run A:
// LSTM
module LSTM(clk, Of, En, Ci, Cip, In, Ui, Uf, Uk, Uo, Wi, Wk, Wf, Wo, Vo, Bi, Bo, Bf, Bk, PrevH, Cout, Hout);
Size in the first run: ~2400 cells after synthesis, ~32 flip-flops, roughly 150 I/O pins, ~17000 um^2 of cells after synthesis.
clock: 16.7 ns
lec_check: 0
abc_area: 1
cap_margin: 0
core_margin: 2
core_utilization: 72
cts_cluster_diameter: 93
cts_cluster_size: 10
place_density: 0.42
setup_slack_margin: 1.08
slew_margin: 20
run.sh (not shown) runs the stock make flow with config.mk's settings and CLKGATE_MAP_FILE=.
What the final checks of run A revealed, after a flow that finished every stage, was a layout that fails on setup timing.
--- input diff run A..run B ---
Settings: changing CTS_CLUSTER_DIAMETER from 93 to 373; removing PLACE_DENSITY (formerly 0.42); changing CTS_CLUSTER_SIZE from 10 to 99; changing CAP_MARGIN from 0 to 20; removing SETUP_SLACK_MARGIN (formerly 1.08); setting TNS_END_PERCENT to 5 for the first time.
==> comparison <==
Completing all stages was not enough for run B: its layout failed the final checks because of setup timing.
Diff run A -> run B: proportion of cell area spent on the clock network roughly the same, maximum clock frequency dropped 0.16 MHz.
The setup slack of run B is smaller than that of run A.
### run B -> run C
Settings: ABC_AREA removed (was 1); CTS_CLUSTER_DIAMETER removed (was 373); TNS_END_PERCENT removed (was 5); CORE_UTILIZATION changed from 72 to 36; CTS_CLUSTER_SIZE removed (was 99); the clock period (ns, I/O delays scaled along) changed from 16.7 to 47.0.
Run C closes out successfully: all stages finished, all timing, DRC and antenna checks passed. On clock skew, run B and run C are basically level. Run C against run B: post-synthesis to final-layout area growth lost 2.1 points; data required time of the critical path now larger.
For run D, these inputs were changed with respect to run C:
Settings: setting PLACE_DENSITY to 0.81 for the first time; changing CORE_UTILIZATION from 36 to 72; changing the clock period (ns, I/O delays scaled along) from 47.0 to 40.6.
--- outcome ---
Diff run C -> run D | final routed wirelength across all metal layers | decrease of 1.4 mm
Run D against run C: area of all sequential standard cells essentially unchanged, wire length of the first global-routing pass decreased 4.4%, total vias in the final route increased 422.
The final report for run D shows a completed flow and a layout that fails verification, specifically setup timing.
Count of inserted tapcells in run D vs run C: down about 50%
Compared run D vs run C, and register-to-register slack is down in run D.

Starting RTL as in the previous note.
## LSTM
module LSTM(clk, Of, En, Ci, Cip, In, Ui, Uf, Uk, Uo, Wi, Wk, Wf, Wo, Vo, Bi, Bo, Bf, Bk, PrevH, Cout, Hout);
clock: 90.9 ns
lec_check: 0
abc_area: 1
cap_margin: 20
cell_pad_in_sites_detail_placement: 0
cell_pad_in_sites_global_placement: 2
core_margin: 2
core_utilization: 58
cts_cluster_diameter: 368
cts_cluster_size: 70
gpl_routability_driven: 1
hold_slack_margin: -0.08
min_routing_layer: met1
slew_margin: 20
The starting point never finished: it broke off in global placement without I/O (3_1_place_gp_skip_io) on GPL-0301.
Then changed:
ABC_AREA = default   (was 1)
CELL_PAD_IN_SITES_DETAIL_PLACEMENT = default   (was 0)
CELL_PAD_IN_SITES_GLOBAL_PLACEMENT = default   (was 2)
CORE_UTILIZATION = 40   (was 58)
CTS_CLUSTER_DIAMETER = default   (was 368)
CTS_CLUSTER_SIZE = default   (was 70)
GPL_ROUTABILITY_DRIVEN = default   (was 1)
HOLD_SLACK_MARGIN = default   (was -0.08)
MIN_ROUTING_LAYER = default   (was met1)
clock period = 45.0 ns   (was 90.9 ns; I/O delays follow)
After rerunning: Now the flow completed with no timing, DRC or antenna violations; die size grows by about 32%; area after synthesis shrinks by about 8%; synthesized cell count shrinks by about 26%.
Then changed:
CORE_UTILIZATION = 68   (was 40)
GPL_ROUTABILITY_DRIVEN = 0   (was default)
TNS_END_PERCENT = 80   (was default)
Effect: Via count went up by 1.8%. Routed wire length went down by about 3.4%. Sequential share of layout area stays flat. Clock-buffer cell count went down by 2. Setup slack loses 240 ps. Global-route usage went up by 13 points. Final area went down by about 1.9%.
Then changed:
CORE_UTILIZATION = 65   (was 68)
GPL_ROUTABILITY_DRIVEN = default   (was 0)
TNS_END_PERCENT = default   (was 80)
clock period = 36.7 ns   (was 45.0 ns; I/O delays follow)
After rerunning: The changed run ran to the end with violations: setup timing; synthesized area does not change; global-route usage falls by 1.5 points; clock skew stays flat; count of clock-buffer cells in the layout falls by 1; utilization falls by 1.1 points; worst setup slack loses 3900 ps; routed wire length rises by 1.4%.

LSTM again, from the RTL that the note above started with.
make LEC_CHECK=0 ABC_AREA=1 CAP_MARGIN=40 CELL_PAD_IN_SITES_DETAIL_PLACEMENT=1 CELL_PAD_IN_SITES_GLOBAL_PLACEMENT=2 CORE_ASPECT_RATIO=1.57 CORE_MARGIN=8 CORE_UTILIZATION=25 CTS_CLUSTER_DIAMETER=368 CTS_CLUSTER_SIZE=70 GPL_ROUTABILITY_DRIVEN=0 MAX_ROUTING_LAYER=met4 MIN_ROUTING_LAYER=met2 SETUP_SLACK_MARGIN=5.0 SLEW_MARGIN=20 finish   # period 65.7 ns
The baseline passed the timing, design-rule and antenna checks.
Next try:
ABC_AREA = 0   (was 1)
CAP_MARGIN = 5   (was 40)
CELL_PAD_IN_SITES_DETAIL_PLACEMENT = 0   (was 1)
CELL_PAD_IN_SITES_GLOBAL_PLACEMENT = 1   (was 2)
CORE_ASPECT_RATIO = 1.74   (was 1.57)
CORE_MARGIN = 2   (was 8)
CORE_UTILIZATION = 51   (was 25)
CTS_CLUSTER_DIAMETER = 334   (was 368)
CTS_CLUSTER_SIZE = 99   (was 70)
HOLD_SLACK_MARGIN = -0.07   (was not set)
MAX_ROUTING_LAYER = not set   (was met4)
MIN_ROUTING_LAYER = met1   (was met2)
PLACE_DENSITY = 0.5   (was not set)
SETUP_SLACK_MARGIN = not set   (was 5.0)
SLEW_MARGIN = 5   (was 20)
TNS_END_PERCENT = 5   (was not set)
Outcome: Non-clock buffer count went down by 5; global-route usage went up by 0.91 points; register-to-register slack got worse by 0.10 ns; cell count went down by a quarter to a third; routed wire length went down by a quarter to a third; worst setup slack improved by 0.29 ns; final area went down by roughly a tenth.
Next try:
CAP_MARGIN = 40   (was 5)
CORE_MARGIN = 6   (was 2)
Result: Final cell count is about the same; die area climbs by about 9%; setup slack degrades by 0.050 ns; wire length drops by about 0.6%; clock-buffer cell count is unchanged; sequential share of layout area barely changes; register-to-register slack degrades by 0.03 ns; via count drops by about 1.5%; final area is about the same.
Next try:
ABC_AREA = 1   (was 0)
CAP_MARGIN = 20   (was 40)
CELL_PAD_IN_SITES_DETAIL_PLACEMENT = 1   (was 0)
CORE_ASPECT_RATIO = 1.57   (was 1.74)
CORE_MARGIN = 8   (was 6)
CORE_UTILIZATION = 17   (was 51)
CTS_CLUSTER_DIAMETER = 368   (was 334)
CTS_CLUSTER_SIZE = 70   (was 99)
HOLD_SLACK_MARGIN = not set   (was -0.07)
MAX_ROUTING_LAYER = met4   (was not set)
MIN_ROUTING_LAYER = met2   (was met1)
PLACE_DENSITY = not set   (was 0.5)
SETUP_SLACK_MARGIN = 5.0   (was not set)
SLEW_MARGIN = 20   (was 5)
TNS_END_PERCENT = not set   (was 5)
The changed run completed with no timing, DRC or antenna violations; critical path depth is higher by 2; die area is higher to 3.1 times its value; routed wire length is higher by 57%; design area is higher by 14%.
Next try:
ABC_AREA = 0   (was 1)
CELL_PAD_IN_SITES_DETAIL_PLACEMENT = 0   (was 1)
CORE_ASPECT_RATIO = not set   (was 1.57)
CORE_MARGIN = 2   (was 8)
CORE_UTILIZATION = 47   (was 17)
CTS_CLUSTER_SIZE = 99   (was 70)
HOLD_SLACK_MARGIN = -0.07   (was not set)
MAX_ROUTING_LAYER = not set   (was met4)
MIN_ROUTING_LAYER = met1   (was met2)
SETUP_SLACK_MARGIN = not set   (was 5.0)
TNS_END_PERCENT = 5   (was not set)
Outcome: Clock-buffer cell count falls by 1; global-route usage rises by 6.0 points; final area falls by 12%; cell count falls by 39%.
Next try:
CAP_MARGIN = 5   (was 20)
CORE_ASPECT_RATIO = 1.74   (was not set)
CORE_UTILIZATION = 51   (was 47)
CTS_CLUSTER_DIAMETER = 334   (was 368)
HOLD_SLACK_MARGIN = 0.27   (was -0.07)
PLACE_DENSITY = 0.5   (was not set)
SLEW_MARGIN = 5   (was 20)
After rerunning: The new run passed the timing, design-rule and antenna checks; final cell count decreases by a few percent; cell area decreases slightly; setup slack is worse by 0.021 ns; area after synthesis does not change; sequential cell count stays the same; via count increases slightly; critical path depth decreases by 1; die size decreases by a little under a tenth; utilization increases by 4.0 points.
